== cedar ==
## FM_demodulator
module FM_demodulator
          (
           clk,
           reset,
           clk_enable,
           inp_I,
           inp_Q,
           out_fm
          );
  input   clk;
  input   reset;
  input   clk_enable;
  input   signed [38:0] inp_I;   
  input   signed [38:0] inp_Q;   
  output  [12:0] out_fm;   
  wire enb;
  reg signed [38:0] Delay1_out1;   
  reg signed [38:0] Delay2_out1;   
  reg signed [38:0] Delay4_out1;   
  wire signed [31:0] Sum4_sub_cast;   
  wire signed [31:0] Sum4_sub_cast_1;   
  wire signed [31:0] Sum4_sub_temp;   
  wire signed [29:0] Sum4_out1;   
  wire signed [68:0] Product_mul_temp;   
  wire signed [32:0] Product_out1;   
  reg signed [38:0] Delay3_out1;   
  wire signed [30:0] Sum3_sub_cast;   
  wire signed [30:0] Sum3_sub_cast_1;   
  wire signed [30:0] Sum3_sub_temp;   
  wire signed [28:0] Sum3_out1;   
  wire signed [67:0] Product2_mul_temp;   
  wire signed [32:0] Product2_out1;   
  wire signed [31:0] Sum5_sub_cast;   
  wire signed [31:0] Sum5_sub_cast_1;   
  wire signed [31:0] Sum5_sub_temp;   
  wire [12:0] OUTPUT_rsvd;   
  reg [12:0] OUTPUT_rsvdreg;
  assign enb = clk_enable;
  always @(posedge clk or posedge reset)
    begin : Delay1_process
      if (reset == 1'b1) begin
        Delay1_out1 <= 39'sh0000000000;
      end
      else begin
        if (enb) begin
          Delay1_out1 <= inp_I;
        end
      end
    end
  always @(posedge clk or posedge reset)
    begin : Delay2_process
      if (reset == 1'b1) begin
        Delay2_out1 <= 39'sh0000000000;
      end
      else begin
        if (enb) begin
          Delay2_out1 <= inp_Q;
        end
      end
    end
  always @(posedge clk or posedge reset)
    begin : Delay4_process
      if (reset == 1'b1) begin
        Delay4_out1 <= 39'sh0000000000;
      end
      else begin
        if (enb) begin
          Delay4_out1 <= Delay2_out1;
        end
      end
    end
  assign Sum4_sub_cast = inp_Q[38:7];
  assign Sum4_sub_cast_1 = Delay4_out1[38:7];
  assign Sum4_sub_temp = Sum4_sub_cast - Sum4_sub_cast_1;
  assign Sum4_out1 = Sum4_sub_temp[29:0];
  assign Product_mul_temp = Delay1_out1 * Sum4_out1;
  assign Product_out1 = Product_mul_temp[66:34];
  always @(posedge clk or posedge reset)
    begin : Delay3_process
      if (reset == 1'b1) begin
        Delay3_out1 <= 39'sh0000000000;
      end
      else begin
        if (enb) begin
  ...
Size in the first run: roughly 150 flip-flops.
clock: 12.4 ns
lec_check: 0
cap_margin: 20
core_margin: 2
core_utilization: 72
cts_cluster_size: 42
hold_slack_margin: 0.29
place_density_lb_addon: 0.0
setup_slack_margin: -1.14
slew_margin: 20
run.sh (not shown) runs the stock make flow with config.mk's settings and CLKGATE_MAP_FILE=.
No crash in cedar: every stage finished, but the layout fails its final checks due to negative setup slack.
Changes in nickel relative to cedar:
-- flow/config.mk --
<<< cedar, line 10
export CORE_UTILIZATION = 72
export CTS_CLUSTER_SIZE = 42
export HOLD_SLACK_MARGIN = 0.29
export PLACE_DENSITY_LB_ADDON = 0.0
export SETUP_SLACK_MARGIN = -1.14
>>> nickel, line 10
export CORE_UTILIZATION = 40
==> flow/constraint.sdc <==
create_clock -name core_clock -period 23.5 [get_ports {clk}]
set_input_delay 4.7000 -clock core_clock [delete_from_list [all_inputs] [get_ports {clk}]]
set_output_delay 4.7000 -clock core_clock [all_outputs]
set_load 0.01 [all_outputs]
## What came out
- Delta (nickel minus cedar): area of the die rose about 80%; global-route wire length before repair higher.
- nickel completed end to end with timing, DRC and antenna clean.
- Relative to cedar, nickel improves placement-stage worst setup slack.
- [nickel] post-detailed-route wirelength per cell rose 3.4% relative to cedar
- Critical path buffer and inverter count down 2 in nickel wrt cedar

## wip/yarrow
FM_demodulator again, from the RTL that the note above started with.
export LEC_CHECK = 0
export CAP_MARGIN = 20
export CORE_MARGIN = 2
export CORE_UTILIZATION = 72
export CTS_CLUSTER_DIAMETER = 344
export CTS_CLUSTER_SIZE = 42
export HOLD_SLACK_MARGIN = 0.29
export PLACE_DENSITY_LB_ADDON = 0.0
export SETUP_SLACK_MARGIN = 1.04
export SLEW_MARGIN = 20
create_clock -name core_clock -period 12.7 [get_ports {clk}]
Completing all stages was not enough for wip/yarrow: its layout failed the final checks because of setup timing.
Modified inputs, wip/fjord compared to wip/yarrow
- CTS_CLUSTER_DIAMETER no longer set, was 344
- SETUP_SLACK_MARGIN now 2.92, was 1.04
- TNS_END_PERCENT now 5, previously not set
- the clock period (ns, I/O delays scaled along) now 12.4, was 12.7
Notes after the runs:
Ran to the end and failed final checks on setup timing: wip/fjord.
Taking wip/yarrow as the reference point, the number of clock buffers in the layout of wip/fjord falls by 9.
Lower non-clock buffer instance count of the final layout was reported by wip/fjord, not wip/yarrow.
Of wip/fjord and wip/yarrow, the run reporting the lower global-route usage was wip/fjord.
Global-route met2 utilization, wip/fjord and wip/yarrow: higher on wip/yarrow
Against wip/yarrow, critical path depth in wip/fjord rose slightly.
Hold slack | wip/fjord below wip/yarrow
[wip/fjord vs wip/yarrow] routed wire length: lower in wip/fjord
Compared with wip/yarrow, wip/fjord shows a lower detailed-routed wire length on met2.
Modified inputs, wip/juniper compared to wip/fjord
- HOLD_SLACK_MARGIN no longer set, was 0.29
- CORE_UTILIZATION now 65, was 72
- SETUP_SLACK_MARGIN no longer set, was 2.92
- PLACE_DENSITY_LB_ADDON no longer set, was 0.0
- CTS_CLUSTER_SIZE no longer set, was 42
- TNS_END_PERCENT no longer set, was 5
- the clock period (ns, I/O delays scaled along) now 16.9, was 12.4
Results
- wip/juniper | stages: all done | timing, DRC, antenna: all pass
- Amount of wire on met2 after detailed routing: wip/fjord and wip/juniper compared, lower one is wip/fjord
- Delta (wip/juniper minus wip/fjord): clock-cell share of area shows no meaningful change, die area shows an increase of about 11%, data required time at the worst endpoint shows an increase of 4.54 ns.
Input-level comparison between wip/tundra and wip/juniper:
- CORE_MARGIN: 2 -> 3
- CORE_UTILIZATION: 65 -> 40
- SETUP_SLACK_MARGIN: unset -> -1.69
- the clock period (ns, I/O delays scaled along): 16.9 -> 25.0
[summary]
Sort wip/juniper and wip/tundra by final cell count asc -> top: wip/juniper. As far as area figure in the yosys stat output goes, wip/tundra and wip/juniper are indistinguishable; the numbers are identical. wip/tundra vs wip/juniper on starting density of the core: wip/tundra is the lower one. wip/tundra vs wip/juniper, slowest cell on the critical path: sky130_fd_sc_hd__o31ai_1 vs sky130_fd_sc_hd__fa_1. wip/juniper → wip/tundra: global-route usage shows a reduction of 14 points, worst setup slack shows an increase of 3.91 ns, register share after synthesis shows no meaningful change.

Starting RTL as in the previous note.
==> flow/design.v (excerpt) <==
module FM_demodulator
          (
           clk,
           reset,
           clk_enable,
           inp_I,
           inp_Q,
           out_fm
          );
clock: 11.7 ns
lec_check: 0
cap_margin: 20
core_aspect_ratio: 0.5
core_margin: 2
core_utilization: 72
cts_cluster_diameter: 397
cts_cluster_size: 94
place_density: 0.42
setup_slack_margin: 2.69
slew_margin: 20
The baseline produced a layout that fails on setup timing.
Next try:
Settings changed: CORE_ASPECT_RATIO 0.5 to unset, CORE_UTILIZATION 72 to 26, CTS_CLUSTER_DIAMETER 397 to unset, CTS_CLUSTER_SIZE 94 to unset, PLACE_DENSITY 0.42 to unset, SETUP_SLACK_MARGIN 2.69 to unset.
Clock period 11.7 ns to 21.1 ns, I/O delays scaled along.
Effect: Now the flow ran to the end with no violations. Design area came out lower by 6.1%. Wire length is lower by 1.6%. Die size grows to 2.7 times its value.
Next try:
Settings changed: CORE_UTILIZATION 26 to 40.
Clock period 21.1 ns to 25.0 ns, I/O delays scaled along.
Effect: Clock-buffer cell count is lower by 12. Clock skew shrinks by 0.0045 ns. Cell count decreases by 11%. Routed wire length grows by 2.8%. Die size came out lower by 35%. Worst setup slack improves by 2.6 ns. Sequential share of layout area barely changes.
Next try:
Settings changed: CORE_ASPECT_RATIO set to 0.63, CORE_MARGIN 2 to 3, CTS_CLUSTER_SIZE set to 69, GPL_TIMING_DRIVEN set to 0, SETUP_SLACK_MARGIN set to -1.69.
After rerunning: The new run completed with no timing, DRC or antenna violations; cell area grows slightly; clock skew grows by 0.0060 ns; core utilization went up by 0.67 points; via count climbs by a few percent; register-to-register slack gets worse by 2.6 ns; clock-buffer cell count does not change; wire length goes up by a quarter to a third.

The RTL this note starts from:
==> flow/design.v <==
`timescale 1 ns / 1 ns
module FM_demodulator
          (
           clk,
           reset,
           clk_enable,
           inp_I,
           inp_Q,
           out_fm
          );
  input   clk;
  input   reset;
  input   clk_enable;
  input   signed [38:0] inp_I;   
  input   signed [38:0] inp_Q;   
  output  [12:0] out_fm;   
  wire enb;
  reg signed [38:0] Delay1_out1;   
  reg signed [38:0] Delay2_out1;   
  reg signed [38:0] Delay4_out1;   
  wire signed [31:0] Sum4_sub_cast;   
  wire signed [31:0] Sum4_sub_cast_1;   
  wire signed [31:0] Sum4_sub_temp;   
  wire signed [29:0] Sum4_out1;   
  wire signed [68:0] Product_mul_temp;   
  wire signed [32:0] Product_out1;   
  reg signed [38:0] Delay3_out1;   
  wire signed [30:0] Sum3_sub_cast;   
  wire signed [30:0] Sum3_sub_cast_1;   
  wire signed [30:0] Sum3_sub_temp;   
  wire signed [28:0] Sum3_out1;   
  wire signed [67:0] Product2_mul_temp;   
  wire signed [32:0] Product2_out1;   
  wire signed [31:0] Sum5_sub_cast;   
  wire signed [31:0] Sum5_sub_cast_1;   
  wire signed [31:0] Sum5_sub_temp;   
  wire [12:0] OUTPUT_rsvd;   
  reg [12:0] OUTPUT_rsvdreg;
  assign enb = clk_enable;
  always @(posedge clk or posedge reset)
    begin : Delay1_process
      if (reset == 1'b1) begin
        Delay1_out1 <= 39'sh0000000000;
      end
      else begin
        if (enb) begin
          Delay1_out1 <= inp_I;
        end
      end
    end
  always @(posedge clk or posedge reset)
    begin : Delay2_process
      if (reset == 1'b1) begin
        Delay2_out1 <= 39'sh0000000000;
      end
      else begin
        if (enb) begin
          Delay2_out1 <= inp_Q;
        end
      end
    end
  always @(posedge clk or posedge reset)
    begin : Delay4_process
      if (reset == 1'b1) begin
        Delay4_out1 <= 39'sh0000000000;
      end
      else begin
        if (enb) begin
          Delay4_out1 <= Delay2_out1;
        end
      end
    end
  assign Sum4_sub_cast = inp_Q[38:7];
  assign Sum4_sub_cast_1 = Delay4_out1[38:7];
  assign Sum4_sub_temp = Sum4_sub_cast - Sum4_sub_cast_1;
  assign Sum4_out1 = Sum4_sub_temp[29:0];
  assign Product_mul_temp = Delay1_out1 * Sum4_out1;
  assign Product_out1 = Product_mul_temp[66:34];
  always @(posedge clk or posedge reset)
    begin : Delay3_process
      if (reset == 1'b1) begin
        Delay3_out1 <= 39'sh0000000000;
      end
      else begin
        if (enb) begin
          Delay3_out1 <= Delay1_out1;
        end
      end
    end
  assign Sum3_sub_cast = inp_I[38:8];
  assign Sum3_sub_cast_1 = Delay3_out1[38:8];
  assign Sum3_sub_temp = Sum3_sub_cast - Sum3_sub_cast_1;
  assign Sum3_out1 = Sum3_sub_temp[28:0];
  assign Product2_mul_temp = Sum3_out1 * Delay2_out1;
  assign Product2_out1 = Product2_mul_temp[65:33];
  assign Sum5_sub_cast = {Product_out1[32], Product_out1[32:2]};
  assign Sum5_sub_cast_1 = {Product2_out1[32], Product2_out1[32:2]};
  assign Sum5_sub_temp = Sum5_sub_cast - Sum5_sub_cast_1;
  assign OUTPUT_rsvd = Sum5_sub_temp[29:17];
always @(posedge clk)
    begin : OUTPUT_rsvdreg_process    
        if (enb) begin
          OUTPUT_rsvdreg <= OUTPUT_rsvd;
       end
    end
  assign out_fm = OUTPUT_rsvdreg;
endmodule   
Settings: LEC_CHECK=0, CAP_MARGIN=20, CELL_PAD_IN_SITES_DETAIL_PLACEMENT=0, CORE_ASPECT_RATIO=1.11, CORE_MARGIN=2, CORE_UTILIZATION=72, CTS_CLUSTER_DIAMETER=389, CTS_CLUSTER_SIZE=34, GPL_TIMING_DRIVEN=1, HOLD_SLACK_MARGIN=0.27, MAX_ROUTING_LAYER=met5, PLACE_DENSITY_LB_ADDON=0.0, SETUP_SLACK_MARGIN=-0.82, SLEW_MARGIN=25, TNS_END_PERCENT=70; clock period 12.2 ns.
The starting point reached the layout checks and failed them: negative setup slack.
Then changed:
CELL_PAD_IN_SITES_DETAIL_PLACEMENT = unset   (was 0)
CORE_ASPECT_RATIO = unset   (was 1.11)
CORE_UTILIZATION = 63   (was 72)
CTS_CLUSTER_DIAMETER = unset   (was 389)
CTS_CLUSTER_SIZE = unset   (was 34)
GPL_TIMING_DRIVEN = unset   (was 1)
HOLD_SLACK_MARGIN = unset   (was 0.27)
MAX_ROUTING_LAYER = unset   (was met5)
PLACE_DENSITY_LB_ADDON = unset   (was 0.0)
SETUP_SLACK_MARGIN = unset   (was -0.82)
SLEW_MARGIN = 20   (was 25)
TNS_END_PERCENT = unset   (was 70)
clock period = 24.5 ns   (was 12.2 ns; I/O delays follow)
=> With this change the flow produced a clean layout. Die area goes up by about a fifth. Cell area goes down by a little under a tenth. Via count goes down by a few percent. Wire length goes up slightly. Worst setup slack gains 6.4 ns. Global-route usage goes down by 4.4 points.
Then changed:
CORE_UTILIZATION = 40   (was 63)
GPL_ROUTABILITY_DRIVEN = 0   (was unset)
HOLD_SLACK_MARGIN = 0.18   (was unset)
SETUP_SLACK_MARGIN = 2.01   (was unset)
clock period = 25.0 ns   (was 24.5 ns; I/O delays follow)
- The new run ran to the end with no violations
- non-clock buffer count is unchanged
- worst setup slack improved by 0.48 ns
- clock-buffer cell count is higher by 1

Starts from the design.v that is shown in full above.
clock: 12.9 ns
lec_check: 0
cap_margin: 15
core_margin: 2
core_utilization: 72
cts_cluster_diameter: 215
cts_cluster_size: 34
hold_slack_margin: 0.3
place_density: 0.4
slew_margin: 20
The baseline ran to the end with violations: negative setup slack.
Then changed:
CAP_MARGIN = 20   (was 15)
CELL_PAD_IN_SITES_DETAIL_PLACEMENT = 0   (was not set)
CORE_ASPECT_RATIO = 1.11   (was not set)
CORE_UTILIZATION = 70   (was 72)
CTS_CLUSTER_DIAMETER = 151   (was 215)
GPL_TIMING_DRIVEN = 1   (was not set)
HOLD_SLACK_MARGIN = 0.27   (was 0.3)
MAX_ROUTING_LAYER = met4   (was not set)
PLACE_DENSITY = not set   (was 0.4)
PLACE_DENSITY_LB_ADDON = 0.03   (was not set)
SETUP_SLACK_MARGIN = 3.73   (was not set)
SLEW_MARGIN = 10   (was 20)
TNS_END_PERCENT = 70   (was not set)
What happened: The changed run finished with negative setup slack left; area after synthesis stays the same; global-route usage rose by 0.19 points; non-clock buffer count is higher by 22; utilization shrinks by 2.1 points; worst setup slack gets better by 0.035 ns; critical path depth rises by 9; final area grows by 0.55%.
Then changed:
CORE_ASPECT_RATIO = 0.74   (was 1.11)
CORE_UTILIZATION = 47   (was 70)
CTS_CLUSTER_SIZE = 48   (was 34)
HOLD_SLACK_MARGIN = not set   (was 0.27)
PLACE_DENSITY_LB_ADDON = not set   (was 0.03)
Result: The changed run reached the layout checks and failed them: negative setup slack; worst hold slack gets worse by 0.0050 ns; non-clock buffer count rose by 43; via count came out lower by about 2.5%; fmax shrinks by 0.89%.

RTL: the design.v shown in full above, as it stands there.
clock: 12.9 ns
lec_check: 0
cap_margin: 20
cell_pad_in_sites_detail_placement: 0
core_aspect_ratio: 0.74
core_margin: 2
core_utilization: 62
cts_cluster_diameter: 151
cts_cluster_size: 100
gpl_timing_driven: 1
max_routing_layer: met4
setup_slack_margin: 3.73
slew_margin: 10
tns_end_percent: 50
The starting point finished with negative setup slack left.
Edit:
--- a/flow/config.mk
+++ b/flow/config.mk
@@ -7,2 +7,3 @@
 export LEC_CHECK = 0
+export ABC_AREA = 1
 export CAP_MARGIN = 20
@@ -11,5 +12,5 @@
 export CORE_MARGIN = 2
-export CORE_UTILIZATION = 62
+export CORE_UTILIZATION = 47
 export CTS_CLUSTER_DIAMETER = 151
-export CTS_CLUSTER_SIZE = 100
+export CTS_CLUSTER_SIZE = 98
 export GPL_TIMING_DRIVEN = 1
@@ -18,2 +19,2 @@
 export SLEW_MARGIN = 10
-export TNS_END_PERCENT = 50
+export TNS_END_PERCENT = 5
Effect: The changed run ran to the end with no violations. Utilization fell by 15 points. Routed wire length increases by 33%. Clock-buffer cell count does not change. Setup slack gains 2200 ps. Via count rose by 16%. Area after synthesis climbs by 3.2%.
Edit:
--- a/flow/config.mk
+++ b/flow/config.mk
@@ -12,9 +12,10 @@
 export CORE_MARGIN = 2
-export CORE_UTILIZATION = 47
-export CTS_CLUSTER_DIAMETER = 151
-export CTS_CLUSTER_SIZE = 98
+export CORE_UTILIZATION = 72
+export CTS_CLUSTER_DIAMETER = 222
+export CTS_CLUSTER_SIZE = 90
 export GPL_TIMING_DRIVEN = 1
+export HOLD_SLACK_MARGIN = 0.3
 export MAX_ROUTING_LAYER = met4
-export SETUP_SLACK_MARGIN = 3.73
+export SETUP_SLACK_MARGIN = 2.22
 export SLEW_MARGIN = 10
-export TNS_END_PERCENT = 5
+export TNS_END_PERCENT = 70
==> flow/constraint.sdc (replaced) <==
create_clock -name core_clock -period 8.06 [get_ports {clk}]
set_input_delay 1.6120 -clock core_clock [delete_from_list [all_inputs] [get_ports {clk}]]
set_output_delay 1.6120 -clock core_clock [all_outputs]
set_load 0.01 [all_outputs]
Effect: The new run never finished: it broke off in global routing (5_1_grt) with GRT-0232. Die area shrinks by 34%. Synthesized cell count is unchanged. Synthesized area stays the same.
Edit:
==> flow/config.mk (replaced) <==
export PLATFORM = sky130hd
export DESIGN_NAME = FM_demodulator
export DESIGN_NICKNAME = FM_demodulator
export VERILOG_FILES = /design/flow/design.v
export SDC_FILE = /design/flow/constraint.sdc
export NUM_CORES = 4
export LEC_CHECK = 0
export CAP_MARGIN = 20
export CORE_MARGIN = 2
export CORE_UTILIZATION = 72
export CTS_CLUSTER_DIAMETER = 397
export PLACE_DENSITY = 0.42
export SLEW_MARGIN = 20
==> flow/constraint.sdc (replaced) <==
create_clock -name core_clock -period 11.7 [get_ports {clk}]
set_input_delay 2.3400 -clock core_clock [delete_from_list [all_inputs] [get_ports {clk}]]
set_output_delay 2.3400 -clock core_clock [all_outputs]
set_load 0.01 [all_outputs]
What happened:
- The new run reached the layout checks and failed them: negative setup slack
- die size decreases by a few percent
- synthesized area decreases by a few percent
- synthesized cell count goes down by roughly a tenth
Edit:
--- a/flow/config.mk
+++ b/flow/config.mk
@@ -7,7 +7,10 @@
 export LEC_CHECK = 0
+export ABC_AREA = 1
 export CAP_MARGIN = 20
+export CORE_ASPECT_RATIO = 0.5
 export CORE_MARGIN = 2
 export CORE_UTILIZATION = 72
-export CTS_CLUSTER_DIAMETER = 397
-export PLACE_DENSITY = 0.42
+export CTS_CLUSTER_DIAMETER = 338
+export CTS_CLUSTER_SIZE = 99
+export SETUP_SLACK_MARGIN = -1.16
 export SLEW_MARGIN = 20
The changed run reached the layout checks and failed them: negative setup slack.
Wire length rises by 35%.
Fmax rises by 13%.
Die area rises by 3.3%.
Worst setup slack improved by 1700 ps.
Hold slack got worse by 12 ps.
Final area rises by about 4%.
Global-route usage rises by 12 points.
Cell count rises by 15%.
Synthesized cell count rises by about 14%.
